[flow/run.sh]
#!/bin/bash
# the make line also repeats each setting of config.mk as NAME=value (left out here)
make -C /OpenROAD-flow-scripts/flow DESIGN_CONFIG=/design/flow/config.mk WORK_HOME=/design/flow/orfs CLKGATE_MAP_FILE= finish
[flow/config.mk]
export PLATFORM = sky130hd
export DESIGN_NAME = ALU_Top
export DESIGN_NICKNAME = ALU_Top
export VERILOG_FILES = /design/flow/design.v
export SDC_FILE = /design/flow/constraint.sdc
export NUM_CORES = 4
export LEC_CHECK = 0
export ABC_AREA = 1
export CAP_MARGIN = 0
export CELL_PAD_IN_SITES_DETAIL_PLACEMENT = 0
export CORE_ASPECT_RATIO = 0.81
export CORE_MARGIN = 2
export CORE_UTILIZATION = 72
export CTS_CLUSTER_DIAMETER = 330
export CTS_CLUSTER_SIZE = 85
export GPL_TIMING_DRIVEN = 1
export HOLD_SLACK_MARGIN = 0.3
export PLACE_DENSITY_LB_ADDON = 0.08
export SLEW_MARGIN = 20
export TNS_END_PERCENT = 50
[flow/constraint.sdc]
create_clock -name core_clock -period 85.2 [get_ports {CLK}]
set_input_delay 17.0400 -clock core_clock [delete_from_list [all_inputs] [get_ports {CLK}]]
set_output_delay 17.0400 -clock core_clock [all_outputs]
set_load 0.01 [all_outputs]
[flow/design.v]
module DECODER(
input  wire [3:2] ALU_FUN,
output reg Arith_Enable,
output reg Logic_Enable,
output reg CMP_Enable, 
output reg Shift_Enable
);
always @(*)
   begin
     Arith_Enable   = 1'b0;
	 Logic_Enable = 1'b0;
	 CMP_Enable   = 1'b0;
	 Shift_Enable = 1'b0;
     case(ALU_FUN)
	     2'b00 : Arith_Enable = 1'b1;
	     2'b01 : Logic_Enable = 1'b1;
	     2'b10 : CMP_Enable   = 1'b1;
	     2'b11 : Shift_Enable = 1'b1;
	  endcase
   end 
 endmodule
module ARITHMETIC_UNIT #(parameter width = 16 , Arith_width = width + width )(
input wire signed [width-1:0] A,
input wire signed [width-1:0] B, 
input wire [1:0] ALU_FUN,
input wire Arith_Enable,
input wire CLK,
input wire RST,
output reg signed [Arith_width-1:0] Arith_OUT,
output reg        Carry_OUT,
output reg        Arith_Flag
);
reg [Arith_width-1:0] Arith_OUT0;
reg                   Carry_OUT0;
reg                   Arith_Flag0;
always @(posedge CLK, negedge RST)
  begin 
    if(!RST)
	 begin
	    Arith_OUT <= 'b0;
		Carry_OUT <= 16'b0;
		Arith_Flag<= 1'b0;
	 end
	else
	 begin
	    Arith_OUT <= Arith_OUT0;
		if(Arith_Enable)
		  Carry_OUT <= Carry_OUT0;
		Arith_Flag<= Arith_Flag0;
	 end
  end
always @(*)
  begin
     if(Arith_Enable)
	 begin
	     Arith_Flag0 = 1'b1;
	     case(ALU_FUN)
		     2'b00 : {Carry_OUT0,Arith_OUT0} = A+B;
			 2'b01 : {Carry_OUT0,Arith_OUT0} = A-B;
			 2'b10 : {Carry_OUT0,Arith_OUT0} = A*B;
			 2'b11 : {Carry_OUT0,Arith_OUT0} = (B == 0) ? 1'sb0 : A/B;
		  endcase
	 end
	 else
	   begin
	     Arith_OUT0  = 'b0;
		 Carry_OUT0  = 1'b0;
		 Arith_Flag0 = 1'b0;
	   end
  end
endmodule
module LOGIC_UNIT #(parameter width = 16 , Logic_width = width)(
input wire  [width-1:0] A,
input wire  [width-1:0] B, 
input wire [1:0] ALU_FUN,
input wire Logic_Enable,
input wire CLK,
input wire RST,
output reg [Logic_width-1:0] Logic_OUT,
output reg         Logic_Flag
);
reg [Logic_width-1:0] Logic_OUT0; 
reg                   Logic_Flag0 ;
always @(posedge CLK, negedge RST)
  begin
    if(!RST)
	 begin
	    Logic_OUT <= 'b0;
		Logic_Flag<= 1'b0;
	 end
	else
	 begin
	  Logic_OUT <= Logic_OUT0;
		Logic_Flag<= Logic_Flag0;
	 end
  end
always @(*)
  begin
     if(Logic_Enable)
	 begin
	     Logic_Flag0 = 1'b1;
	     case(ALU_FUN)
		   2'b00 : Logic_OUT0 = A&B;
			 2'b01 : Logic_OUT0 = A|B;
			 2'b10 : Logic_OUT0 = ~(A&B);
			 2'b11 : Logic_OUT0 = ~(A|B);
		  endcase
	 end
	 else
	   begin
	     Logic_OUT0  = 'b0;
		 Logic_Flag0 = 1'b0;
	   end
  end
endmodule
module CMP_UNIT #(parameter width = 16 , CMP_width   = width )(
input wire  [width-1:0] A,
input wire  [width-1:0] B, 
input wire [1:0] ALU_FUN,
input wire CMP_Enable,
input wire CLK,
input wire RST,
output reg [CMP_width-1:0] CMP_OUT,
output reg         CMP_Flag
);
reg [CMP_width-1:0] CMP_OUT0;
reg                 CMP_Flag0 ;
reg [CMP_width-1:0] EQ ;
reg [CMP_width-1:0] GR ; 
reg [CMP_width-1:0] LW;
always @(posedge CLK , negedge RST)
  begin
    if(!RST)
	 begin
	    CMP_OUT <= 'b0;
		CMP_Flag<= 1'b0;
	 end
	else
	 begin
	    CMP_OUT <= CMP_OUT0;
		CMP_Flag<= CMP_Flag0;
	 end
  end
always @(*)
  begin
     if(A==B)
       EQ ='b1;
     else 
       EQ ='b0;
     if(A>B)
       GR ='b10;
     else 
       GR ='b0;
     if(A<B)
       LW ='b11;
     else 
       LW ='b0;
     if(CMP_Enable)
	   begin
	     CMP_Flag0 = 1'b1;
	     case(ALU_FUN)
		     2'b00 : CMP_OUT0 = 'b0;
			 2'b01 : CMP_OUT0 = EQ;
			 2'b10 : CMP_OUT0 = GR;
			 2'b11 : CMP_OUT0 = LW;
		  endcase
	   end
	 else
	   begin
	     CMP_OUT0  = 'b0;
		 CMP_Flag0 = 1'b0;
	   end
  end
endmodule
module SHIFT_UNIT #(parameter width = 16 , Shift_width = width)(
input wire  [width-1:0] A,
input wire  [width-1:0] B, 
input wire [1:0] ALU_FUN,
input wire Shift_Enable,
input wire CLK,
input wire RST,
output reg [Shift_width-1:0] Shift_OUT,
output reg         Shift_Flag
);
reg [Shift_width-1:0] Shift_OUT0;
reg                   Shift_Flag0 ;
always @(posedge CLK, negedge RST)
  begin
    if(!RST)
	 begin
	    Shift_OUT <= 'b0;
		Shift_Flag<= 1'b0;
	 end
	else
	 begin
	    Shift_OUT <= Shift_OUT0;
		Shift_Flag<= Shift_Flag0;
	 end
  end
always @(*)
  begin
     if(Shift_Enable)
	 begin
	     Shift_Flag0 = 1'b1;
	     case(ALU_FUN)
		     2'b00 : Shift_OUT0 = A>>1'b1;
			 2'b01 : Shift_OUT0 = A<<1'b1;
			 2'b10 : Shift_OUT0 = B>>1'b1;
			 2'b11 : Shift_OUT0 = B<<1'b1;
		  endcase
	 end
	 else
	   begin
	     Shift_OUT0  = 'b0;
		 Shift_Flag0 = 1'b0;
	   end
  end
endmodule
module ALU_Top #(parameter width = 16 ,
                   Arith_width = width + width ,
                   Logic_width = width,	
                   CMP_width   = width,
                   Shift_width = width)(
input wire [width-1:0] A,
input wire [width-1:0] B,
input wire CLK,
input wire RST,
input wire [3:0] ALU_FUN,
output wire [Arith_width-1:0]  Arith_OUT,
output wire                    Carry_OUT,
output wire                    Arith_Flag,
output wire [Logic_width-1:0]  Logic_OUT,  
output wire                    Logic_Flag,
output wire [CMP_width-1:0]    CMP_OUT,    
output wire                    CMP_Flag,
output wire [Shift_width-1:0]  Shift_OUT,
output wire                    Shift_Flag
);
wire Arith_Enable ,Logic_Enable , CMP_Enable , Shift_Enable;
DECODER u_decoder(
.ALU_FUN(ALU_FUN[3:2]),
.Arith_Enable(Arith_Enable),
.Logic_Enable(Logic_Enable),
.CMP_Enable(CMP_Enable),
.Shift_Enable(Shift_Enable)
);
ARITHMETIC_UNIT #(.width(width),.Arith_width(Arith_width)) u_arithmatic(
.A(A),
.B(B),
.ALU_FUN(ALU_FUN[1:0]),
.CLK(CLK),
.RST(RST),
.Arith_Enable(Arith_Enable),
.Arith_OUT(Arith_OUT),
.Carry_OUT(Carry_OUT),
.Arith_Flag(Arith_Flag)
);
LOGIC_UNIT #(.width(width),.Logic_width(Logic_width)) u_logic(
.A(A),
.B(B),
.ALU_FUN(ALU_FUN[1:0]),
.CLK(CLK),
.RST(RST),
.Logic_Enable(Logic_Enable),
.Logic_OUT(Logic_OUT),
.Logic_Flag(Logic_Flag)
);
CMP_UNIT #(.width(width),.CMP_width(CMP_width)) u_cmp(
.A(A),
.B(B),
.ALU_FUN(ALU_FUN[1:0]),
.CLK(CLK),
.RST(RST),
.CMP_Enable(CMP_Enable),
.CMP_OUT(CMP_OUT),
.CMP_Flag(CMP_Flag)
);
SHIFT_UNIT #(.width(width),.Shift_width(Shift_width)) u_shift(
.A(A),
.B(B),
.ALU_FUN(ALU_FUN[1:0]),
.CLK(CLK),
.RST(RST),
.Shift_Enable(Shift_Enable),
.Shift_OUT(Shift_OUT),
.Shift_Flag(Shift_Flag)
);
endmodule
==> impl_metrics.toml, run 1 <==
# generated from flow reports
[yosys]
ff_type = "dfrtp_1"
synth_flops = 71
edf_count = 0
synth_async_sr_flop_share = 1.000
synth-xor-area-share = 0.07830
top_cell = "nand2_1"
synthCells = 6984
logic_family = "adder cells"
yosysUniqueCellTypes = 85
simple_gate_area_frac = 0.2622
ys_chip_area_sq_um = 44850
yosysTopAreaCell = "ha_1"
ys_sh_aoi = 0.1726
top_cells_by_area = "ha_1 19%, nand2_1 15%, fa_1 12%"
fa_ha_area_frac = 0.3117
syn_avg_cell_area_sq_um = 6.422
top_area_frac = 0.1939
yosys_cells = 6984
common_cells = "1,781 x nand2_1, 1,206 x inv_1, 695 x ha_1, 620 x a21oi_1, 341 x nor2_1"
synth.area.mux_share = 0.002092
synth_area_sq_um = 44850
ys.warnings.count = 5
seq_area_frac_synth = 0.03961

[floorplan]
die_width_um = 281.3
die_y_um = 228.6
die_area_sq_um = 64320
fp_util = 0.7262
rows = 82
ios = 123
coreArea_sq_um = 61760

[outcome]
status = "aborted with a tool error"
error_line = "[ERROR GRT-0232] Routing congestion too high. Check the congestion heatmap in the GUI."
stop_stage = "global routing"

[cts]
cts_hold_buf = 0
cts_buffers = 9
cts_root_buffer = "clkbuf_16"
cts_max_path_buffers = 2
h-tree-depth = 3
clock_sinks = 71

[placement]
io_buffer_count = 108
hpwl_um = 120000
gp_congestion = 1.151

[global_routing]
grt_use_total = 0.8025
gr-total-overflow = 192
per-layer routing:
layer / GRT usage / GRT overflow
met2: 0.9394 / 106
met5: 0.4321 / 1
met4: 0.7917 / 71
met3: 0.6858 / 11
met1: 0.7975 / 3
repair_timing:
action | CTS
gates resized | 171
pin swaps | 76
gates cloned | 1
setup endpoints to repair | 33
buffers inserted | 72
metrics by stage:
stage / setup WS [ns] / std cells / cell area, sq um / utilization
4_1_cts: 0.007716 / 8368 / 50730 / 0.8213
3_5_place_dp: -4.356 / 8280 / 49270 / 0.7978
3_3_place_gp: -0.7497 / 8280 / 49270 / 0.7978
2_1_floorplan: 0.04108 / 7166 / 45560 / -
==> run 2, diff against run 1 <==
CAP_MARGIN = 20   (was 0)
CELL_PAD_IN_SITES_DETAIL_PLACEMENT = unset   (was 0)
CORE_ASPECT_RATIO = unset   (was 0.81)
CTS_CLUSTER_DIAMETER = unset   (was 330)
CTS_CLUSTER_SIZE = 13   (was 85)
GPL_TIMING_DRIVEN = unset   (was 1)
HOLD_SLACK_MARGIN = unset   (was 0.3)
PLACE_DENSITY_LB_ADDON = unset   (was 0.08)
TNS_END_PERCENT = unset   (was 50)
clock period = 41.7 ns   (was 85.2 ns; I/O delays follow)
==> impl_metrics.toml, run 2 <==
# generated from flow reports
[yosys]
synth.area.mux_share = 0.002092
yosys_cells = 6984
top_cells_by_area = "ha_1 19%, nand2_1 15%, fa_1 12%"
ff_type = "dfrtp_1"
ys_chip_area_sq_um = 44850
synth_flops = 71
common_cells = "1,781 x nand2_1, 1,206 x inv_1, 695 x ha_1, 620 x a21oi_1, 341 x nor2_1"
syn_avg_cell_area_sq_um = 6.422
seq_area_frac_synth = 0.03961
synthCells = 6984
ys.warnings.count = 5
ys_sh_aoi = 0.1726
yosysUniqueCellTypes = 85
synth_area_sq_um = 44850
edf_count = 0
synth-xor-area-share = 0.07830
fa_ha_area_frac = 0.3117
simple_gate_area_frac = 0.2622
top_cell = "nand2_1"
logic_family = "adder cells"
top_area_frac = 0.1939
synth_async_sr_flop_share = 1.000
yosysTopAreaCell = "ha_1"

[floorplan]
fp_util = 0.7282
die_y_um = 253.6
die_area_sq_um = 64310
ios = 123
rows = 91
coreArea_sq_um = 61600
die_width_um = 253.6

[outcome]
error_line = "[ERROR DPL-0038] Utilization greater than 100%, impossible to legalize"
status = "aborted with a tool error"
stop_stage = "detailed placement"

[placement]
gp_congestion = 1.128
io_buffer_count = 108
-- run 2: per-stage QoR --
stage / area (sq um) / setup slack (ns) / hold slack (ns) / TNS (ns)
global placement: 61980 / -31.76 / 0.5318 / -1024.51
floorplan: 47240 / -30.47 / 0.5157 / -982.88
==> run 3, diff against run 2 <==
ABC_AREA = unset   (was 1)
CORE_UTILIZATION = 64   (was 72)
CTS_CLUSTER_SIZE = unset   (was 13)
clock period = 57.1 ns   (was 41.7 ns; I/O delays follow)
==> impl_metrics.toml, run 3 <==
# generated from flow reports
[outcome]
status = "aborted with a tool error"
stop_stage = "clock tree synthesis"
error_line = "[ERROR DPL-0033] detailed placement checks failed during check placement."

[yosys]
yosys_cells = 6281
ys_sh_aoi = 0.2718
logic_family = "adder cells"
ys.warnings.count = 5
simple_gate_area_frac = 0.2098
synth_async_sr_flop_share = 1.000
synth-xor-area-share = 0.08819
fa_ha_area_frac = 0.3015
synth.area.mux_share = 0.02973
top_cell = "ha_1"
ff_type = "dfrtp_1"
top_area_frac = 0.1875
syn_avg_cell_area_sq_um = 7.384
ys_chip_area_sq_um = 46380
top_cells_by_area = "ha_1 19%, fa_1 11%, xnor2_1 5.8%"
synthCells = 6281
synth_area_sq_um = 46380
edf_count = 0
yosysUniqueCellTypes = 113
seq_area_frac_synth = 0.03831
yosysTopAreaCell = "ha_1"
synth_flops = 71
common_cells = "695 x ha_1, 629 x nand2_1, 591 x nor2_1, 486 x inv_1, 470 x a21oi_1"

[floorplan]
die_area_sq_um = 74630
rows = 98
die_width_um = 273.2
die_y_um = 273.2
coreArea_sq_um = 71610
fp_util = 0.6476
ios = 123

[placement]
io_buffer_count = 108
hpwl_um = 184000
gp_congestion = 1.136
placed_cells = 9452
## run 3: per-stage QoR
| stage | util | setup TNS [ns] | cell area [sq um] | worst slack [ns] |
|---|---|---|---|---|
| after global placement | 0.9262 | -610.38 | 66330 | -18.95 |
| after floorplan | - | -494.94 | 49380 | -15.40 |
| after detailed placement | 0.9263 | -713.05 | 66330 | -22.09 |
==> run 4, diff against run 3 <==
ABC_AREA = 1   (was unset)
CORE_UTILIZATION = 71   (was 64)
CTS_CLUSTER_DIAMETER = 246   (was unset)
CTS_CLUSTER_SIZE = 47   (was unset)
MAX_ROUTING_LAYER = met4   (was unset)
TNS_END_PERCENT = 5   (was unset)
clock period = 80.6 ns   (was 57.1 ns; I/O delays follow)
==> impl_metrics.toml, run 4 <==
# generated from flow reports
[yosys]
yosys_cells = 6984
ys_sh_aoi = 0.1726
synth_area_sq_um = 44850
fa_ha_area_frac = 0.3117
ys_chip_area_sq_um = 44850
syn_avg_cell_area_sq_um = 6.422
top_area_frac = 0.1939
synthCells = 6984
simple_gate_area_frac = 0.2622
synth-xor-area-share = 0.07830
ys.warnings.count = 5
yosysUniqueCellTypes = 85
synth.area.mux_share = 0.002092
logic_family = "adder cells"
synth_async_sr_flop_share = 1.000
seq_area_frac_synth = 0.03961
top_cells_by_area = "ha_1 19%, nand2_1 15%, fa_1 12%"
common_cells = "1,781 x nand2_1, 1,206 x inv_1, 695 x ha_1, 620 x a21oi_1, 341 x nor2_1"
yosysTopAreaCell = "ha_1"
top_cell = "nand2_1"
edf_count = 0
ff_type = "dfrtp_1"
synth_flops = 71

[placement]
dpl_cell_area_sq_um = 60400
hpwl_um = 164300
pre_cts_ws_ns = -10.75
io_buffer_count = 108
gp_congestion = 1.108
placed_cells = 9682

[floorplan]
rows = 92
coreArea_sq_um = 62740
fp_util = 0.7150
die_y_um = 255.3
die_width_um = 255.3
die_area_sq_um = 65200
ios = 123

[outcome]
status = "aborted with a tool error"
error_line = "[ERROR DPL-0038] Utilization greater than 100%, impossible to legalize"
stop_stage = "clock tree synthesis"
==> run 5, diff against run 4 <==
ABC_AREA = unset   (was 1)
CORE_UTILIZATION = 58   (was 71)
CTS_CLUSTER_DIAMETER = unset   (was 246)
CTS_CLUSTER_SIZE = unset   (was 47)
HOLD_SLACK_MARGIN = 0.29   (was unset)
MAX_ROUTING_LAYER = unset   (was met4)
TNS_END_PERCENT = unset   (was 5)
clock period = 84.9 ns   (was 80.6 ns; I/O delays follow)
==> impl_metrics.toml, run 5 <==
# physical design summary
[outcome]
status = "no timing/DRC/antenna violations"

[job]
warning_count = 62
drv_cap = 0

[yosys]
top_cells_by_area = "ha_1 19%, fa_1 11%, xnor2_1 5.8%"
logic_family = "adder cells"
ys_chip_area_sq_um = 46380
synth.area.mux_share = 0.02973
simple_gate_area_frac = 0.2098
synth_async_sr_flop_share = 1.000
common_cells = "695 x ha_1, 629 x nand2_1, 591 x nor2_1, 486 x inv_1, 470 x a21oi_1"
synth_flops = 71
syn_avg_cell_area_sq_um = 7.384
yosys_cells = 6281
fa_ha_area_frac = 0.3015
top_area_frac = 0.1875
ys_sh_aoi = 0.2718
edf_count = 0
ff_type = "dfrtp_1"
yosysUniqueCellTypes = 113
ys.warnings.count = 5
synth-xor-area-share = 0.08819
yosysTopAreaCell = "ha_1"
synth_area_sq_um = 46380
top_cell = "ha_1"
seq_area_frac_synth = 0.03831
synthCells = 6281

[critical_path]
path_class = "input pin to register"
crit_top_cell = "ha_1"
crit_slowest_cell = "or4_1"
crit_family = "AND-OR/OR-AND gates"
rr_endpoint = "u_arithmatic.Carry_OUT$_DFFE_PN0P_"
r2r-start = "u_arithmatic.Carry_OUT$_DFFE_PN0P_"
required_ns = 85.12
crit_path_end = "u_arithmatic.Arith_OUT[22]$_DFF_PN0_"
r2r_cells = 2
crit_path_max_fanout = 22
cp-end-kind = "register"
cp-start-kind = "input pin"
critPathLaunch = "B[3]"
worst-path-buf-inv = 44
cp.depth = 320
arrival_ns = 83.12
rrSetupSlack_ns = 84.08
worst_path_largest_cell_delay_ns = 0.56

[cts]
insertion_delay_ns = 0.36
path_clk_slew_ns = 0.07
clock_sinks = 71
h-tree-depth = 3
cts_hold_buf = 0
cts_buffers = 9
cts_root_buffer = "clkbuf_16"
cts_max_path_buffers = 2
cts_tree = "yes"

[final_layout]
finalCoreUtilization = 0.7114
fin_nets = 7996
area_growth_pct = 21.38
regArea_sq_um = 1777
combGateArea_sq_um = 44770
instances_no_fill = 8056
final.fill_count = 6661

[placement]
gp_congestion = 1.062
hpwl_um = 147800
io_buffer_count = 108
placed_cells = 7932
pre_cts_ws_ns = -3.846

[global_routing]
antenna_found_initial = 4
grt_pass1_wl_um = 283300
gr-usage-met1 = 0.5693
gr-total-overflow = 0
busiest_layer = "met2"
grt_use_total = 0.4361
grtUsageMet2 = 0.6971
grt_pass1_vias = 49930
met3_usage = 0.06913
grt_start_max_net_pins = 72

[floorplan]
die_width_um = 286.8
fp_util = 0.5861
coreArea_sq_um = 79130
rows = 103
die_area_sq_um = 82240
die_y_um = 286.8
ios = 123

[routing]
viasPerCell = 6.533
postRouteAntennaNets = 0
drtIter0Drc = 5709
drt_pre_antenna_iters = 6
num_vias = 52627
wl_per_cell_um = 23.34
totalWireLength_um = 188000
drc = 0

[sta]
finalClockPeriodUsage = 0.9765
clock-skew-final_ns = 0
worst_slew_pin_slew_ns = 1.140
hold_viol = 0
finalSetupViolCount = 0
slew_headroom = 0.2331
finalCriticalPeriod_ns = 82.91
layout_setup_ws_ns = 1.993
hold_slack_ns = 0.7248
max_freq_ghz = 0.01206
slew_viol_final = 0

[min_path]
worstHoldStart = "u_arithmatic.Carry_OUT$_DFFE_PN0P_"
hold_class = "register to register"
hold_end = "u_arithmatic.Carry_OUT$_DFFE_PN0P_"
min_path_cells = 2
-- run 5: area by class of cell --
type,instances,share of cell area
tap,1050,0.02334
multi-input combinational,5668,0.7953
clock buffer,10,0.004245
sequential,71,0.03156
clock inverter,6,0.001222
inverter,497,0.03314
timing repair buffer,752,0.1111
antenna,2,0.00008890
-- run 5: timing repair --
action                                  CTS  global route
pin swaps                                20           112
gates cloned                              0             5
buffers inserted                         13            88
resized                                 101           422
endpoints found under the setup margin   33            33
-- run 5: stage by stage --
step	cell area, sq um	TNS (ns)
4_1_cts	53720	0
3_5_place_dp	52880	-101.97
5_1_grt	56290	-7.213
2_1_floorplan	47210	0
3_3_place_gp	52880	-72.59
6_report	56290	0
-- run 5: per-layer routing --
layer  up-vias  part of all wire
met5         -           0.00012
met4         4             0.064
met3       751              0.11
met2      3149              0.44
met1     24811              0.39
li1      23912                 -
==> run 6, diff against run 5 <==
CAP_MARGIN = 25   (was 20)
CELL_PAD_IN_SITES_DETAIL_PLACEMENT = 0   (was unset)
CORE_ASPECT_RATIO = 0.81   (was unset)
CORE_UTILIZATION = 56   (was 58)
GPL_TIMING_DRIVEN = 1   (was unset)
HOLD_SLACK_MARGIN = unset   (was 0.29)
PLACE_DENSITY_LB_ADDON = 0.08   (was unset)
TNS_END_PERCENT = 50   (was unset)
clock period = 99.9 ns   (was 84.9 ns; I/O delays follow)
==> impl_metrics.toml, run 6 <==
# physical design summary
[min_path]
hold_class = "register to register"
hold_end = "u_arithmatic.Carry_OUT$_DFFE_PN0P_"
worstHoldStart = "u_arithmatic.Carry_OUT$_DFFE_PN0P_"
min_path_cells = 2

[sta]
finalSetupTns_ns = 0
finalCriticalPeriod_ns = 96.59
hold_viol = 0
worst_slew_pin_slew_ns = 1.013
finalSetupViolCount = 0
layout_setup_ws_ns = 3.308
slew_headroom = 0.3249
clock-skew-final_ns = 0
max_freq_ghz = 0.01035
finalClockPeriodUsage = 0.9669
slew_viol_final = 0

[global_routing]
gr-total-overflow = 0
grt_pass1_wl_um = 281600
antenna_found_initial = 2
grt_use_total = 0.4242
met3_usage = 0.1103
grt_start_max_net_pins = 72
grt_pass1_vias = 46914
grtUsageMet2 = 0.6028
busiest_layer = "met1"
gr-usage-met1 = 0.6175

[critical_path]
required_ns = 100.11
rrSetupSlack_ns = 99.09
path_class = "input pin to register"
critPathLaunch = "B[0]"
crit_path_end = "u_arithmatic.Arith_OUT[22]$_DFF_PN0_"
cp.depth = 317
cp-end-kind = "register"
crit_slowest_cell = "a2111oi_4"
r2r-start = "u_arithmatic.Carry_OUT$_DFFE_PN0P_"
crit_top_cell = "ha_1"
r2r_cells = 2
cp-start-kind = "input pin"
worst_path_largest_cell_delay_ns = 0.60
rr_endpoint = "u_arithmatic.Carry_OUT$_DFFE_PN0P_"
crit_path_max_fanout = 25
arrival_ns = 96.80
crit_family = "AND-OR/OR-AND gates"
worst-path-buf-inv = 28

[placement]
gp_congestion = 1.056
pre_cts_ws_ns = -0.8962
io_buffer_count = 108
hpwl_um = 149000
placed_cells = 7653

[yosys]
ff_type = "dfrtp_1"
logic_family = "adder cells"
common_cells = "695 x ha_1, 629 x nand2_1, 591 x nor2_1, 486 x inv_1, 470 x a21oi_1"
top_area_frac = 0.1875
ys.warnings.count = 5
ys_sh_aoi = 0.2718
synth_flops = 71
synthCells = 6281
synth-xor-area-share = 0.08819
top_cells_by_area = "ha_1 19%, fa_1 11%, xnor2_1 5.8%"
yosysUniqueCellTypes = 113
syn_avg_cell_area_sq_um = 7.384
synth.area.mux_share = 0.02973
seq_area_frac_synth = 0.03831
yosys_cells = 6281
simple_gate_area_frac = 0.2098
yosysTopAreaCell = "ha_1"
fa_ha_area_frac = 0.3015
ys_chip_area_sq_um = 46380
synth_async_sr_flop_share = 1.000
synth_area_sq_um = 46380
edf_count = 0
top_cell = "ha_1"

[floorplan]
coreArea_sq_um = 81620
die_area_sq_um = 85150
die_width_um = 323.8
die_y_um = 263
fp_util = 0.5682
ios = 123
rows = 94

[final_layout]
final.fill_count = 7643
instances_no_fill = 7679
area_growth_pct = 10.15
fin_nets = 7565
finalCoreUtilization = 0.6259

[cts]
clock_sinks = 71
path_clk_slew_ns = 0.07
cts_buffers = 9
cts_tree = "yes"
cts_max_path_buffers = 2
insertion_delay_ns = 0.37
cts_root_buffer = "clkbuf_16"
h-tree-depth = 3

[job]
drv_cap = 0
warning_count = 60

[routing]
drtIter0Drc = 6052
drc = 0
viasPerCell = 6.605
postRouteAntennaNets = 0
drt_pre_antenna_iters = 8
wl_per_cell_um = 24.33
num_vias = 50717
totalWireLength_um = 186800

[outcome]
status = "no timing/DRC/antenna violations"
[run 6: cell type report]
class	instances	area, sq um	area share
timing repair buffer	322	2748	0.05379
tap	1104	1381	0.02704
multi-input combinational	5667	42990	0.8416
antenna	2	5.005	0.00009797
clock buffer	9	225.2	0.004409
clock inverter	7	87.58	0.001714
inverter	497	1869	0.03659
sequential	71	1777	0.03478
[run 6: stage by stage]
| step | instance area, sq um | hold WS, ns |
|---|---|---|
| after global routing | 51080 | 0.7270 |
| final | 51090 | 0.7126 |
| after global placement | 50260 | 0.6963 |
| after CTS | 50610 | 0.7147 |
| after detailed placement | 50270 | 0.7020 |
| after floorplan | 47060 | 0.5449 |
[run 6: metal layers]
metal  share of wire  up-vias  routed length, um
met1            0.42    24117              79330
met2            0.40     3102              74420
li1                -    23035                  -
met4           0.039        2               7224
met5        0.000070        -                 13
met3            0.14      461              25830
[run 6: repair_timing]
item,CTS,global route
pin swaps,0,6
hold buffers,0,0
resized,7,89
gates cloned,0,1
setup buffers,0,6
endpoints found under the setup margin,24,33
==> run 7, diff against run 6 <==
ABC_AREA = 1   (was unset)
CAP_MARGIN = 20   (was 25)
CELL_PAD_IN_SITES_DETAIL_PLACEMENT = unset   (was 0)
CORE_ASPECT_RATIO = unset   (was 0.81)
CORE_UTILIZATION = 58   (was 56)
CTS_CLUSTER_DIAMETER = 329   (was unset)
GPL_TIMING_DRIVEN = unset   (was 1)
HOLD_SLACK_MARGIN = 0.28   (was unset)
PLACE_DENSITY_LB_ADDON = unset   (was 0.08)
TNS_END_PERCENT = 5   (was 50)
clock period = 51.6 ns   (was 99.9 ns; I/O delays follow)
==> impl_metrics.toml, run 7 <==
# generated from flow reports
[yosys]
syn_avg_cell_area_sq_um = 6.422
edf_count = 0
synth_area_sq_um = 44850
top_cells_by_area = "ha_1 19%, nand2_1 15%, fa_1 12%"
logic_family = "adder cells"
synth_flops = 71
synth.area.mux_share = 0.002092
top_area_frac = 0.1939
simple_gate_area_frac = 0.2622
yosys_cells = 6984
fa_ha_area_frac = 0.3117
seq_area_frac_synth = 0.03961
synth_async_sr_flop_share = 1.000
top_cell = "nand2_1"
yosysTopAreaCell = "ha_1"
synth-xor-area-share = 0.07830
ys_chip_area_sq_um = 44850
ys_sh_aoi = 0.1726
yosysUniqueCellTypes = 85
ys.warnings.count = 5
synthCells = 6984
common_cells = "1,781 x nand2_1, 1,206 x inv_1, 695 x ha_1, 620 x a21oi_1, 341 x nor2_1"
ff_type = "dfrtp_1"

[placement]
hpwl_um = 130000
gp_congestion = 1.029
placed_cells = 10003
io_buffer_count = 108

[floorplan]
die_width_um = 282.1
fp_util = 0.5886
rows = 101
die_y_um = 282.1
coreArea_sq_um = 76200
ios = 123
die_area_sq_um = 79570

[cts]
cts_root_buffer = "clkbuf_16"
cts_max_path_buffers = 2
h-tree-depth = 3
cts_hold_buf = 0
clock_sinks = 71
cts_buffers = 9

[outcome]
status = "aborted with a tool error"
stop_stage = "global routing"
run 7: stage by stage:
stage | setup WS (ns) | cell area, sq um | hold WS [ns]
2_1_floorplan | -24.38 | 46170 | 0.5157
3_3_place_gp | -25.36 | 61650 | 0.5206
3_5_place_dp | -28.58 | 61650 | 0.5216
4_1_cts | -25.36 | 63310 | 0.5410
run 7: repair_timing:
item	4_1_cts
endpoints found under the setup margin	33
pin swaps	121
hold endpoints to repair	0
setup buffers	123
gates resized	132
gates cloned	1
==> run 8, diff against run 7 <==
ABC_AREA = unset   (was 1)
CORE_UTILIZATION = 62   (was 58)
CTS_CLUSTER_DIAMETER = unset   (was 329)
CTS_CLUSTER_SIZE = 66   (was unset)
GPL_ROUTABILITY_DRIVEN = 1   (was unset)
HOLD_SLACK_MARGIN = unset   (was 0.28)
MAX_ROUTING_LAYER = met4   (was unset)
PLACE_DENSITY = 0.88   (was unset)
SETUP_SLACK_MARGIN = 5.0   (was unset)
TNS_END_PERCENT = unset   (was 5)
clock period = 145.0 ns   (was 51.6 ns; I/O delays follow)
==> impl_metrics.toml, run 8 <==
# physical design summary
[routing]
drtIter0Drc = 6151
totalWireLength_um = 176900
wl_per_cell_um = 23.86
num_vias = 50548
viasPerCell = 6.816
postRouteAntennaNets = 0
drt_pre_antenna_iters = 6
drc = 0

[global_routing]
grt_start_max_net_pins = 72
grt_use_total = 0.4571
grt_pass1_vias = 48297
antenna_found_initial = 3
grt_pass1_wl_um = 270900
gr-total-overflow = 0

[cts]
cts_hold_buf = 0
cts_tree = "yes"
clock_sinks = 71
insertion_delay_ns = 0.39
cts_max_path_buffers = 2
path_clk_slew_ns = 0.09
cts_root_buffer = "clkbuf_16"
h-tree-depth = 3
post_cts_buffers = 0
cts-resized-gates = 0
cts_buffers = 9

[critical_path]
rrSetupSlack_ns = 144.14
r2r_cells = 2
worst-path-buf-inv = 20
crit_path_max_fanout = 28
rr_endpoint = "u_arithmatic.Carry_OUT$_DFFE_PN0P_"
cp-start-kind = "input pin"
cp.depth = 300
crit_slowest_cell = "nor4_2"
path_class = "input pin to register"
crit_top_cell = "ha_1"
required_ns = 145.26
critPathLaunch = "B[0]"
crit_path_end = "u_arithmatic.Arith_OUT[22]$_DFF_PN0_"
arrival_ns = 117.58
worst_path_largest_cell_delay_ns = 0.94
crit_family = "AND-OR/OR-AND gates"
r2r-start = "u_arithmatic.Carry_OUT$_DFFE_PN0P_"
cp-end-kind = "register"

[yosys]
synth-xor-area-share = 0.08819
ys.warnings.count = 5
top_cells_by_area = "ha_1 19%, fa_1 11%, xnor2_1 5.8%"
synth_async_sr_flop_share = 1.000
yosysUniqueCellTypes = 113
seq_area_frac_synth = 0.03831
yosysTopAreaCell = "ha_1"
yosys_cells = 6281
edf_count = 0
ff_type = "dfrtp_1"
syn_avg_cell_area_sq_um = 7.384
ys_chip_area_sq_um = 46380
common_cells = "695 x ha_1, 629 x nand2_1, 591 x nor2_1, 486 x inv_1, 470 x a21oi_1"
synth.area.mux_share = 0.02973
top_area_frac = 0.1875
logic_family = "adder cells"
synth_area_sq_um = 46380
simple_gate_area_frac = 0.2098
top_cell = "ha_1"
fa_ha_area_frac = 0.3015
ys_sh_aoi = 0.2718
synth_flops = 71
synthCells = 6281

[sta]
rsz0062_at_grt = "false"
clock-skew-final_ns = 0
slew_headroom = 0.2250
max_freq_ghz = 0.008524
worst_slew_pin_slew_ns = 1.162
slew_viol_final = 0
hold_viol = 0
finalClockPeriodUsage = 0.8091
finalSetupTns_ns = 0
finalCriticalPeriod_ns = 117.32
finalSetupViolCount = 0

[placement]
hpwl_um = 138100
gp_congestion = 1.133
dpl_cell_area_sq_um = 49180
io_buffer_count = 108

[min_path]
worstHoldStart = "u_arithmatic.Carry_OUT$_DFFE_PN0P_"
hold_class = "register to register"
min_path_cells = 2
hold_end = "u_arithmatic.Carry_OUT$_DFFE_PN0P_"

[final_layout]
postLayoutCellArea_sq_um = 49480
area_growth_pct = 6.688
final.fill_count = 6477
fin_nets = 7437

[floorplan]
rows = 100
die_y_um = 277.5
fp_util = 0.6251
ios = 123
coreArea_sq_um = 74200
die_area_sq_um = 77010
die_width_um = 277.5

[job]
warning_count = 60
drv_cap = 0

[outcome]
status = "no timing/DRC/antenna violations"
[run 8: cell type report]
| cell class | count | area (sq um) | area share |
|---|---|---|---|
| multi-input combinational | 5666 | 42600 | 0.8610 |
| inverter | 497 | 1866 | 0.03770 |
| sequential | 71 | 1777 | 0.03591 |
| timing repair buffer | 195 | 1725 | 0.03487 |
| tap | 969 | 1212 | 0.02450 |
| clock buffer | 9 | 225.2 | 0.004552 |
| clock inverter | 7 | 65.06 | 0.001315 |
| antenna | 2 | 5.005 | 0.0001012 |
[run 8: through the flow]
| stage | hold WS, ns | util | worst slack, ns | instances |
|---|---|---|---|---|
| detailed placement | 0.7035 | 0.6628 | 30.61 | 7398 |
| finish | 0.7660 | 0.6669 | 27.68 | 7416 |
| floorplan | 0.5449 | - | 43.24 | 6463 |
| CTS | 0.7148 | 0.6667 | 30.70 | 7414 |
| global placement | 0.6861 | 0.6627 | 31.89 | 7398 |
| global route | 0.7416 | 0.6669 | 22.93 | 7416 |
[run 8: metal layers]
| layer | part of all wire | routed length, um | GRT usage |
|---|---|---|---|
| met1 | 0.38 | 66780 | 0.5660 |
| met2 | 0.42 | 74710 | 0.6863 |
| met3 | 0.13 | 23270 | 0.1039 |
| met4 | 0.069 | 12180 | 0.2559 |
| met5 | 0 | 0 | - |
==> run 9, diff against run 8 <==
CORE_UTILIZATION = 65   (was 62)
CTS_CLUSTER_DIAMETER = 42   (was unset)
CTS_CLUSTER_SIZE = unset   (was 66)
GPL_ROUTABILITY_DRIVEN = unset   (was 1)
MAX_ROUTING_LAYER = unset   (was met4)
PLACE_DENSITY = unset   (was 0.88)
SETUP_SLACK_MARGIN = unset   (was 5.0)
clock period = 78.2 ns   (was 145.0 ns; I/O delays follow)
==> impl_metrics.toml, run 9 <==
# generated from flow reports
[outcome]
status = "aborted with a tool error"
stop_stage = "global routing"
error_line = "[ERROR GRT-0116] Global routing finished with congestion. Check the congestion regions in the DRC Viewer."

[yosys]
ys.warnings.count = 5
synth-xor-area-share = 0.08819
simple_gate_area_frac = 0.2098
yosysUniqueCellTypes = 113
synthCells = 6281
ff_type = "dfrtp_1"
logic_family = "adder cells"
top_cells_by_area = "ha_1 19%, fa_1 11%, xnor2_1 5.8%"
edf_count = 0
fa_ha_area_frac = 0.3015
yosysTopAreaCell = "ha_1"
synth_flops = 71
top_area_frac = 0.1875
seq_area_frac_synth = 0.03831
syn_avg_cell_area_sq_um = 7.384
ys_sh_aoi = 0.2718
common_cells = "695 x ha_1, 629 x nand2_1, 591 x nor2_1, 486 x inv_1, 470 x a21oi_1"
top_cell = "ha_1"
synth_async_sr_flop_share = 1.000
yosys_cells = 6281
synth_area_sq_um = 46380
synth.area.mux_share = 0.02973
ys_chip_area_sq_um = 46380

[placement]
io_buffer_count = 108
placed_cells = 9373
hpwl_um = 182200
gp_congestion = 1.165
dpl_cell_area_sq_um = 65180
pre_cts_ws_ns = -6.166

[floorplan]
rows = 97
ios = 123
coreArea_sq_um = 70390
fp_util = 0.6588
die_y_um = 271.1
die_area_sq_um = 73500
die_width_um = 271.1

[cts]
cts_buffers = 9
h-tree-depth = 3
clock_sinks = 71
cts_root_buffer = "clkbuf_16"
cts_max_path_buffers = 2

[global_routing]
gr-total-overflow = 1361
grt_use_total = 0.9037
[run 9: through the flow]
step,hold slack (ns),util
floorplan,0.5449,-
global placement,0.6964,0.9258
detailed placement,0.7038,0.9259
CTS,0.7196,0.9443
[run 9: per-layer routing]
| layer | overflow | track usage |
|---|---|---|
| met5 | 6 | 0.6374 |
| met4 | 421 | 0.9331 |
| met3 | 86 | 0.8065 |
| met2 | 746 | 1.026 |
| met1 | 102 | 0.8751 |
[run 9: repair_timing]
item | 4_1_cts
resized | 182
endpoints found under the setup margin | 33
pin swaps | 55
setup buffers | 33
hold buffers | 0
hold endpoints to repair | 0
==> run 10, diff against run 9 <==
CORE_UTILIZATION = 58   (was 65)
CTS_CLUSTER_DIAMETER = unset   (was 42)
MAX_ROUTING_LAYER = met4   (was unset)
TNS_END_PERCENT = 5   (was unset)
clock period = 76.9 ns   (was 78.2 ns; I/O delays follow)
==> impl_metrics.toml, run 10 <==
# physical design summary
[placement]
gp_congestion = 1.130
io_buffer_count = 108
dpl_cell_area_sq_um = 66090
pre_cts_ws_ns = -5.293
hpwl_um = 168600

[sta]
finalSetupTns_ns = -130.63
finalCriticalPeriod_ns = 81.14
worst_slew_pin_slew_ns = 1.214
slew_headroom = 0.1854
finalSetupViolCount = 33
clock-skew-final_ns = 0
rsz0062_at_grt = "true"
layout_setup_ws_ns = -4.237
finalClockPeriodUsage = 1.055
max_freq_ghz = 0.01232
hold_viol = 0
slew_viol_final = 0

[job]
warning_count = 65
drv_cap = 0

[cts]
cts_max_path_buffers = 2
cts_root_buffer = "clkbuf_16"
path_clk_slew_ns = 0.08
clock_sinks = 71
cts_tree = "yes"
insertion_delay_ns = 0.39
cts_buffers = 9
h-tree-depth = 3
cts_hold_buf = 0

[routing]
viasPerCell = 6.626
totalWireLength_um = 232900
wl_met1_um = 77430
drc = 0
wl_met2_um = 98820
postRouteAntennaNets = 0
drtIter0Drc = 8096
drt_pre_antenna_iters = 12
wl_per_cell_um = 24.03
num_vias = 64224
top_layer = "met4"
met3WireLength_um = 31430

[floorplan]
ios = 123
die_width_um = 286.8
fp_util = 0.5861
die_y_um = 286.8
rows = 103
coreArea_sq_um = 79130
die_area_sq_um = 82240

[critical_path]
required_ns = 77.14
crit_path_max_fanout = 8
r2r-start = "u_arithmatic.Carry_OUT$_DFFE_PN0P_"
rr_endpoint = "u_arithmatic.Carry_OUT$_DFFE_PN0P_"
crit_slowest_cell = "o31ai_4"
cp.depth = 324
r2r_cells = 2
crit_family = "AND-OR/OR-AND gates"
worst_path_largest_cell_delay_ns = 0.78
crit_top_cell = "buf_4"
crit_path_end = "u_arithmatic.Arith_OUT[12]$_DFF_PN0_"
cp-start-kind = "input pin"
worst-path-buf-inv = 48
critPathLaunch = "B[2]"
path_class = "input pin to register"
rrSetupSlack_ns = 76.06
arrival_ns = 81.38
cp-end-kind = "register"

[global_routing]
grt_start_max_net_pins = 72
gr-total-overflow = 0
grt_pass1_vias = 60438
grt_use_total = 0.5053
antenna_found_initial = 3
grt_pass1_wl_um = 319800

[yosys]
yosysTopAreaCell = "ha_1"
synth_async_sr_flop_share = 1.000
top_cell = "ha_1"
seq_area_frac_synth = 0.03831
ys.warnings.count = 5
ys_chip_area_sq_um = 46380
synthCells = 6281
yosysUniqueCellTypes = 113
top_area_frac = 0.1875
syn_avg_cell_area_sq_um = 7.384
top_cells_by_area = "ha_1 19%, fa_1 11%, xnor2_1 5.8%"
yosys_cells = 6281
synth-xor-area-share = 0.08819
edf_count = 0
synth_area_sq_um = 46380
ff_type = "dfrtp_1"
simple_gate_area_frac = 0.2098
fa_ha_area_frac = 0.3015
common_cells = "695 x ha_1, 629 x nand2_1, 591 x nor2_1, 486 x inv_1, 470 x a21oi_1"
synth_flops = 71
logic_family = "adder cells"
ys_sh_aoi = 0.2718
synth.area.mux_share = 0.02973

[final_layout]
fin_nets = 9626
area_growth_pct = 52.36
postLayoutCellArea_sq_um = 70660

[min_path]
min_path_cells = 2
worstHoldStart = "u_arithmatic.Carry_OUT$_DFFE_PN0P_"
hold_class = "register to register"
hold_end = "u_arithmatic.Carry_OUT$_DFFE_PN0P_"

[outcome]
check.faults = "negative setup slack"
status = "failed layout checks"
## run 10: per-layer routing
metal | up-vias | GRT usage
met1 | 29662 | 0.5723
met5 | - | -
met3 | 2188 | 0.1263
met4 | 0 | 0.3557
li1 | 27164 | -
met2 | 5210 | 0.7813
## run 10: repair_timing
action,4_1_cts,5_1_grt
pin swaps,20,286
buffers inserted,10,127
resized,84,561
gates cloned,0,7
setup endpoints to repair,33,33
hold endpoints to repair,0,0
## run 10: layout make-up
cell class | instances | area (sq um)
Clock buffer | 9 | 225.2
Tap cell | 1050 | 1314
Clock inverter | 7 | 47.55
Sequential cell | 71 | 1777
Timing Repair Buffer | 2380 | 18510
Inverter | 497 | 1883
Antenna cell | 9 | 22.52
Fill cell | 4044 | 8471
Multi-Input combinational cell | 5670 | 46880
## run 10: per-stage QoR
stage	hold slack, ns	utilization	cells
after CTS	0.6799	0.8436	9549
final	0.7423	0.8930	9693
after floorplan	0.5449	-	6463
after global routing	0.7485	0.8928	9688
after detailed placement	0.6626	0.8352	9523
after global placement	0.6360	0.8352	9523
==> run 11, diff against run 10 <==
ABC_AREA = 1   (was unset)
CORE_UTILIZATION = 63   (was 58)
CTS_CLUSTER_SIZE = 100   (was unset)
MAX_ROUTING_LAYER = unset   (was met4)
TNS_END_PERCENT = 40   (was 5)
clock period = 74.9 ns   (was 76.9 ns; I/O delays follow)
==> impl_metrics.toml, run 11 <==
# generated from flow reports
[global_routing]
gr-total-overflow = 3088
grt_use_total = 0.9534

[yosys]
yosys_cells = 6984
yosysTopAreaCell = "ha_1"
synth_area_sq_um = 44850
simple_gate_area_frac = 0.2622
syn_avg_cell_area_sq_um = 6.422
top_cells_by_area = "ha_1 19%, nand2_1 15%, fa_1 12%"
ff_type = "dfrtp_1"
seq_area_frac_synth = 0.03961
ys.warnings.count = 5
fa_ha_area_frac = 0.3117
synth_flops = 71
logic_family = "adder cells"
yosysUniqueCellTypes = 85
common_cells = "1,781 x nand2_1, 1,206 x inv_1, 695 x ha_1, 620 x a21oi_1, 341 x nor2_1"
ys_sh_aoi = 0.1726
top_cell = "nand2_1"
synthCells = 6984
ys_chip_area_sq_um = 44850
synth_async_sr_flop_share = 1.000
edf_count = 0
synth-xor-area-share = 0.07830
top_area_frac = 0.1939
synth.area.mux_share = 0.002092

[floorplan]
rows = 97
die_area_sq_um = 73350
ios = 123
fp_util = 0.6383
die_width_um = 270.8
die_y_um = 270.8
coreArea_sq_um = 70270

[placement]
pre_cts_ws_ns = -10.57
hpwl_um = 149800
io_buffer_count = 108
dpl_cell_area_sq_um = 61940
placed_cells = 9832
gp_congestion = 1.056

[cts]
cts_max_path_buffers = 2
cts_buffers = 9
cts_root_buffer = "clkbuf_16"
clock_sinks = 71
h-tree-depth = 3
cts_hold_buf = 0

[outcome]
error_line = "[ERROR GRT-0116] Global routing finished with congestion. Check the congestion regions in the DRC Viewer."
stop_stage = "global routing"
status = "aborted with a tool error"
[run 11: what timing repair did]
action / CTS
pin swaps: 475
gates resized: 473
gates cloned: 5
buffers inserted: 526
endpoints found under the setup margin: 33
[run 11: per-layer routing]
layer / overflow / track usage
met1: 126 / 0.8899
met3: 109 / 0.8284
met4: 812 / 1.040
met5: 8 / 0.5605
met2: 2033 / 1.126
==> run 12, diff against run 11 <==
CORE_UTILIZATION = 71   (was 63)
CTS_CLUSTER_SIZE = 47   (was 100)
HOLD_SLACK_MARGIN = 0.3   (was unset)
MAX_ROUTING_LAYER = met4   (was unset)
TNS_END_PERCENT = 5   (was 40)
clock period = 80.8 ns   (was 74.9 ns; I/O delays follow)
==> impl_metrics.toml, run 12 <==
# generated from flow reports
[yosys]
ys_sh_aoi = 0.1726
synth_async_sr_flop_share = 1.000
seq_area_frac_synth = 0.03961
synthCells = 6984
ys_chip_area_sq_um = 44850
fa_ha_area_frac = 0.3117
synth_flops = 71
synth-xor-area-share = 0.07830
logic_family = "adder cells"
yosysUniqueCellTypes = 85
top_cell = "nand2_1"
yosysTopAreaCell = "ha_1"
ys.warnings.count = 5
ff_type = "dfrtp_1"
synth.area.mux_share = 0.002092
common_cells = "1,781 x nand2_1, 1,206 x inv_1, 695 x ha_1, 620 x a21oi_1, 341 x nor2_1"
synth_area_sq_um = 44850
edf_count = 0
top_area_frac = 0.1939
yosys_cells = 6984
simple_gate_area_frac = 0.2622
syn_avg_cell_area_sq_um = 6.422
top_cells_by_area = "ha_1 19%, nand2_1 15%, fa_1 12%"

[placement]
gp_congestion = 1.105
hpwl_um = 167400
io_buffer_count = 108
placed_cells = 9677
dpl_cell_area_sq_um = 60360

[floorplan]
die_width_um = 255.3
coreArea_sq_um = 62740
die_area_sq_um = 65200
ios = 123
die_y_um = 255.3
fp_util = 0.7150
rows = 92

[outcome]
stop_stage = "clock tree synthesis"
error_line = "[ERROR DPL-0038] Utilization greater than 100%, impossible to legalize"
status = "aborted with a tool error"
[run 12: through the flow]
step                      TNS, ns  hold WS [ns]  setup slack [ns]    util
after floorplan            -12.91        0.5157            -1.020       -
after global placement     -20.92        0.5224            -1.234  0.9622
after detailed placement  -290.49        0.5695            -9.648  0.9622
==> run 13, diff against run 12 <==
ABC_AREA = unset   (was 1)
CORE_UTILIZATION = 15   (was 71)
CTS_CLUSTER_SIZE = unset   (was 47)
HOLD_SLACK_MARGIN = unset   (was 0.3)
MAX_ROUTING_LAYER = unset   (was met4)
TNS_END_PERCENT = unset   (was 5)
clock period = 146.0 ns   (was 80.8 ns; I/O delays follow)
==> impl_metrics.toml, run 13 <==
# physical design summary
[yosys]
ys_chip_area_sq_um = 46380
yosysUniqueCellTypes = 113
top_cells_by_area = "ha_1 19%, fa_1 11%, xnor2_1 5.8%"
common_cells = "695 x ha_1, 629 x nand2_1, 591 x nor2_1, 486 x inv_1, 470 x a21oi_1"
yosys_cells = 6281
synthCells = 6281
synth.area.mux_share = 0.02973
synth_flops = 71
yosysTopAreaCell = "ha_1"
ff_type = "dfrtp_1"
synth-xor-area-share = 0.08819
syn_avg_cell_area_sq_um = 7.384
ys_sh_aoi = 0.2718
synth_async_sr_flop_share = 1.000
ys.warnings.count = 5
seq_area_frac_synth = 0.03831
edf_count = 0
fa_ha_area_frac = 0.3015
simple_gate_area_frac = 0.2098
top_area_frac = 0.1875
top_cell = "ha_1"
synth_area_sq_um = 46380
logic_family = "adder cells"

[sta]
hold_viol = 0
rsz0062_at_grt = "false"
slew_headroom = 0.2258
worst_slew_pin_slew_ns = 1.158
slew_viol_final = 0
finalSetupTns_ns = 0
max_freq_ghz = 0.008349
finalClockPeriodUsage = 0.8204
clock-skew-final_ns = 0
finalCriticalPeriod_ns = 119.77
finalSetupViolCount = 0

[critical_path]
path_class = "input pin to register"
crit_top_cell = "ha_1"
critPathLaunch = "B[1]"
rrSetupSlack_ns = 145.32
cp-end-kind = "register"
arrival_ns = 120.04
r2r-start = "u_arithmatic.Carry_OUT$_DFFE_PN0P_"
rr_endpoint = "u_arithmatic.Carry_OUT$_DFFE_PN0P_"
required_ns = 146.27
crit_slowest_cell = "nand4_1"
r2r_cells = 2
cp-start-kind = "input pin"
worst-path-buf-inv = 18
crit_path_max_fanout = 34
worst_path_largest_cell_delay_ns = 1.05
cp.depth = 298
crit_path_end = "u_arithmatic.Arith_OUT[26]$_DFF_PN0_"
crit_family = "AND-OR/OR-AND gates"

[placement]
hpwl_um = 158600
gp_congestion = 0.9672
io_buffer_count = 108
dpl_cell_area_sq_um = 53140

[floorplan]
die_area_sq_um = 313600
die_width_um = 560.0
coreArea_sq_um = 308300
ios = 123
die_y_um = 560.0
rows = 204
fp_util = 0.1504

[global_routing]
antenna_found_initial = 12
gr-total-overflow = 0
grt_use_total = 0.1200
grt_pass1_wl_um = 293200
grt_pass1_vias = 46326
grt_start_max_net_pins = 58

[final_layout]
area_growth_pct = 15.26
final.fill_count = 35237
fin_nets = 7441
postLayoutCellArea_sq_um = 53460

[cts]
cts_max_path_buffers = 2
insertion_delay_ns = 0.37
cts_buffers = 9
path_clk_slew_ns = 0.07
clock_sinks = 71
cts-resized-gates = 0
cts_root_buffer = "clkbuf_16"
cts_hold_buf = 0
post_cts_buffers = 0
h-tree-depth = 3
cts_tree = "yes"

[outcome]
status = "no timing/DRC/antenna violations"

[job]
warning_count = 60
drv_cap = 0

[routing]
num_vias = 48514
drt_pre_antenna_iters = 7
drc = 0
viasPerCell = 4.588
drtIter0Drc = 4868
postRouteAntennaNets = 0
wl_per_cell_um = 18.47
totalWireLength_um = 195300

[min_path]
min_path_cells = 2
hold_class = "register to register"
worstHoldStart = "u_arithmatic.Carry_OUT$_DFFE_PN0P_"
hold_end = "u_arithmatic.Carry_OUT$_DFFE_PN0P_"
==> run 13: cell type report <==
type / instances / area (sq um) / area share
tap: 4120 / 5155 / 0.09643
clock buffer: 10 / 229.0 / 0.004283
multi-input combinational: 5666 / 42600 / 0.7970
timing repair buffer: 199 / 1742 / 0.03258
clock inverter: 6 / 68.82 / 0.001287
inverter: 497 / 1866 / 0.03490
sequential: 71 / 1777 / 0.03324
antenna: 6 / 15.01 / 0.0002809
==> run 13: stage by stage <==
step	std cells	hold WS (ns)	utilization	setup WS, ns
2_1_floorplan	6463	0.5449	-	44.04
3_3_place_gp	10553	0.5058	0.1724	28.97
3_5_place_dp	10553	0.5189	0.1724	28.37
4_1_cts	10569	0.5420	0.1733	28.46
5_1_grt	10575	0.5711	0.1734	21.04
6_report	10575	0.5420	0.1734	26.23
==> run 13: routing by layer <==
| metal | global-route usage | part of all wire | up-vias |
|---|---|---|---|
| met2 | 0.1886 | 0.43 | 2198 |
| met5 | 0 | 0.000067 | - |
| li1 | - | - | 22788 |
| met3 | 0.01450 | 0.078 | 425 |
| met1 | 0.1590 | 0.42 | 23101 |
| met4 | 0.06584 | 0.065 | 2 |
==> run 14, diff against run 13 <==
ABC_AREA = 1   (was unset)
CAP_MARGIN = 40   (was 20)
CORE_UTILIZATION = 69   (was 15)
CTS_CLUSTER_DIAMETER = 392   (was unset)
CTS_CLUSTER_SIZE = 100   (was unset)
SETUP_SLACK_MARGIN = 3.66   (was unset)
TNS_END_PERCENT = 40   (was unset)
clock period = 111.0 ns   (was 146.0 ns; I/O delays follow)
==> impl_metrics.toml, run 14 <==
# physical design summary
[sta]
worst_slew_pin_slew_ns = 1.113
clock-skew-final_ns = 0
slew_viol_final = 0
max_freq_ghz = 0.01000
layout_setup_ws_ns = 11.03
finalCriticalPeriod_ns = 99.97
hold_viol = 0
rsz0062_at_grt = "false"
finalSetupTns_ns = 0
slew_headroom = 0.2484
finalClockPeriodUsage = 0.9007
finalSetupViolCount = 0

[yosys]
logic_family = "adder cells"
synth_area_sq_um = 44850
ys_chip_area_sq_um = 44850
ys_sh_aoi = 0.1726
simple_gate_area_frac = 0.2622
yosysTopAreaCell = "ha_1"
synthCells = 6984
yosysUniqueCellTypes = 85
synth.area.mux_share = 0.002092
yosys_cells = 6984
top_cells_by_area = "ha_1 19%, nand2_1 15%, fa_1 12%"
top_cell = "nand2_1"
fa_ha_area_frac = 0.3117
ff_type = "dfrtp_1"
syn_avg_cell_area_sq_um = 6.422
synth_flops = 71
edf_count = 0
synth_async_sr_flop_share = 1.000
top_area_frac = 0.1939
ys.warnings.count = 5
common_cells = "1,781 x nand2_1, 1,206 x inv_1, 695 x ha_1, 620 x a21oi_1, 341 x nor2_1"
synth-xor-area-share = 0.07830
seq_area_frac_synth = 0.03961

[critical_path]
cp.depth = 590
r2r_cells = 2
rr_endpoint = "u_arithmatic.Carry_OUT$_DFFE_PN0P_"
required_ns = 111.21
cp-start-kind = "input pin"
crit_slowest_cell = "clkdlybuf4s50_1"
crit_top_cell = "nand2_1"
crit_family = "AND-OR/OR-AND gates"
cp-end-kind = "register"
crit_path_end = "u_arithmatic.Arith_OUT[26]$_DFF_PN0_"
rrSetupSlack_ns = 110.34
crit_path_max_fanout = 41
critPathLaunch = "B[1]"
worst-path-buf-inv = 90
r2r-start = "u_arithmatic.Carry_OUT$_DFFE_PN0P_"
arrival_ns = 100.18
worst_path_largest_cell_delay_ns = 0.47
path_class = "input pin to register"

[min_path]
hold_class = "register to register"
worstHoldStart = "u_arithmatic.Carry_OUT$_DFFE_PN0P_"
min_path_cells = 2
hold_end = "u_arithmatic.Carry_OUT$_DFFE_PN0P_"

[final_layout]
regArea_sq_um = 1777
fin_nets = 8204
instances_no_fill = 8069
finalCoreUtilization = 0.7496
area_growth_pct = 7.537
combGateArea_sq_um = 38110
final.fill_count = 5482

[global_routing]
antenna_found_initial = 2
grt_pass1_vias = 43644
grt_pass1_wl_um = 218900
gr-total-overflow = 0
grt_use_total = 0.4005
grt_start_max_net_pins = 47

[placement]
io_buffer_count = 108
placed_cells = 8002
gp_congestion = 1.010
hpwl_um = 108400
pre_cts_ws_ns = 3.901

[routing]
totalWireLength_um = 137800
wl_per_cell_um = 17.07
num_vias = 46610
postRouteAntennaNets = 0
drc = 0
drt_pre_antenna_iters = 6
viasPerCell = 5.776
drtIter0Drc = 4066

[floorplan]
ios = 123
coreArea_sq_um = 64350
die_width_um = 259.0
fp_util = 0.6971
die_area_sq_um = 67060
rows = 93
die_y_um = 259.0

[job]
drv_cap = 0
warning_count = 62

[cts]
cts_root_buffer = "clkbuf_16"
cts_buffers = 9
insertion_delay_ns = 0.37
h-tree-depth = 3
path_clk_slew_ns = 0.07
cts_tree = "yes"
clock_sinks = 71
cts_max_path_buffers = 2

[outcome]
status = "no timing/DRC/antenna violations"
==> run 14: per-layer routing <==
metal / vias up / track usage / wire length (um) / share of wire
met3: 477 / 0.06708 / 13860 / 0.10
met1: 21371 / 0.5364 / 57380 / 0.42
met5: - / 0 / 12 / 0.000087
met4: 2 / 0.1575 / 6506 / 0.047
met2: 2103 / 0.6436 / 59990 / 0.44
li1: 22657 / - / - / -
==> run 14: what timing repair did <==
| action | CTS | global route |
|---|---|---|
| hold buffers | 0 | 0 |
| setup endpoints to repair | 0 | 33 |
| buffers inserted | 0 | 37 |
| resized | 0 | 111 |
==> run 14: per-stage QoR <==
stage / hold slack (ns) / area [sq um]
after floorplan: 0.5157 / 45540
after global placement: 0.5354 / 46990
after detailed placement: 0.5277 / 47130
after CTS: 0.5495 / 47420
after global routing: 0.5903 / 48230
final: 0.5616 / 48240
==> run 14: final cells by class <==
| type | instances | area share |
|---|---|---|
| Multi-Input combinational cell | 5632 | 0.7901 |
| Inverter | 1262 | 0.09943 |
| Timing Repair Buffer | 228 | 0.04488 |
| Sequential cell | 71 | 0.03683 |
| Tap cell | 855 | 0.02218 |
| Clock buffer | 11 | 0.005240 |
| Clock inverter | 5 | 0.0008560 |
| Timing Repair inverter | 3 | 0.0003632 |
| Antenna cell | 2 | 0.0001038 |
==> run 15, diff against run 14 <==
CAP_MARGIN = 20   (was 40)
CORE_UTILIZATION = 58   (was 69)
CTS_CLUSTER_DIAMETER = unset   (was 392)
CTS_CLUSTER_SIZE = 44   (was 100)
HOLD_SLACK_MARGIN = 0.29   (was unset)
SETUP_SLACK_MARGIN = unset   (was 3.66)
TNS_END_PERCENT = unset   (was 40)
clock period = 80.4 ns   (was 111.0 ns; I/O delays follow)
==> impl_metrics.toml, run 15 <==
# generated from flow reports
[placement]
hpwl_um = 129900
dpl_cell_area_sq_um = 61390
io_buffer_count = 108
gp_congestion = 0.9962

[outcome]
stop_stage = "global routing"
status = "aborted with a tool error"
error_line = "[ERROR GRT-0232] Routing congestion too high. Check the congestion heatmap in the GUI."

[cts]
cts_root_buffer = "clkbuf_16"
cts_hold_buf = 0
h-tree-depth = 3
clock_sinks = 71
cts_buffers = 9
cts_max_path_buffers = 2

[yosys]
yosysTopAreaCell = "ha_1"
synth_async_sr_flop_share = 1.000
top_cells_by_area = "ha_1 19%, nand2_1 15%, fa_1 12%"
synthCells = 6984
synth.area.mux_share = 0.002092
ys_sh_aoi = 0.1726
logic_family = "adder cells"
ys.warnings.count = 5
synth_area_sq_um = 44850
edf_count = 0
yosys_cells = 6984
seq_area_frac_synth = 0.03961
top_area_frac = 0.1939
syn_avg_cell_area_sq_um = 6.422
ff_type = "dfrtp_1"
simple_gate_area_frac = 0.2622
fa_ha_area_frac = 0.3117
ys_chip_area_sq_um = 44850
yosysUniqueCellTypes = 85
top_cell = "nand2_1"
common_cells = "1,781 x nand2_1, 1,206 x inv_1, 695 x ha_1, 620 x a21oi_1, 341 x nor2_1"
synth_flops = 71
synth-xor-area-share = 0.07830

[floorplan]
coreArea_sq_um = 76200
fp_util = 0.5886
die_y_um = 282.1
ios = 123
die_area_sq_um = 79570
rows = 101
die_width_um = 282.1

[global_routing]
grt_use_total = 0.9908
gr-total-overflow = 3855
-- run 15: timing repair --
item	4_1_cts
hold endpoints to repair	0
endpoints found under the setup margin	33
buffers inserted	554
resized	355
cloned	7
pin swaps	383
-- run 15: per-stage QoR --
step                      worst slack (ns)  std cells  setup TNS, ns
after CTS                          -0.4350      10483         -4.005
after global placement              -2.286       9907         -51.11
after detailed placement            -4.759       9907        -133.69
after floorplan                    -0.1160       7166        -0.1668
-- run 15: routing by layer --
| metal | overflow | global-route usage |
|---|---|---|
| met3 | 246 | 0.8865 |
| met5 | 29 | 0.7882 |
| met4 | 834 | 1.061 |
| met1 | 315 | 0.9277 |
| met2 | 2431 | 1.136 |
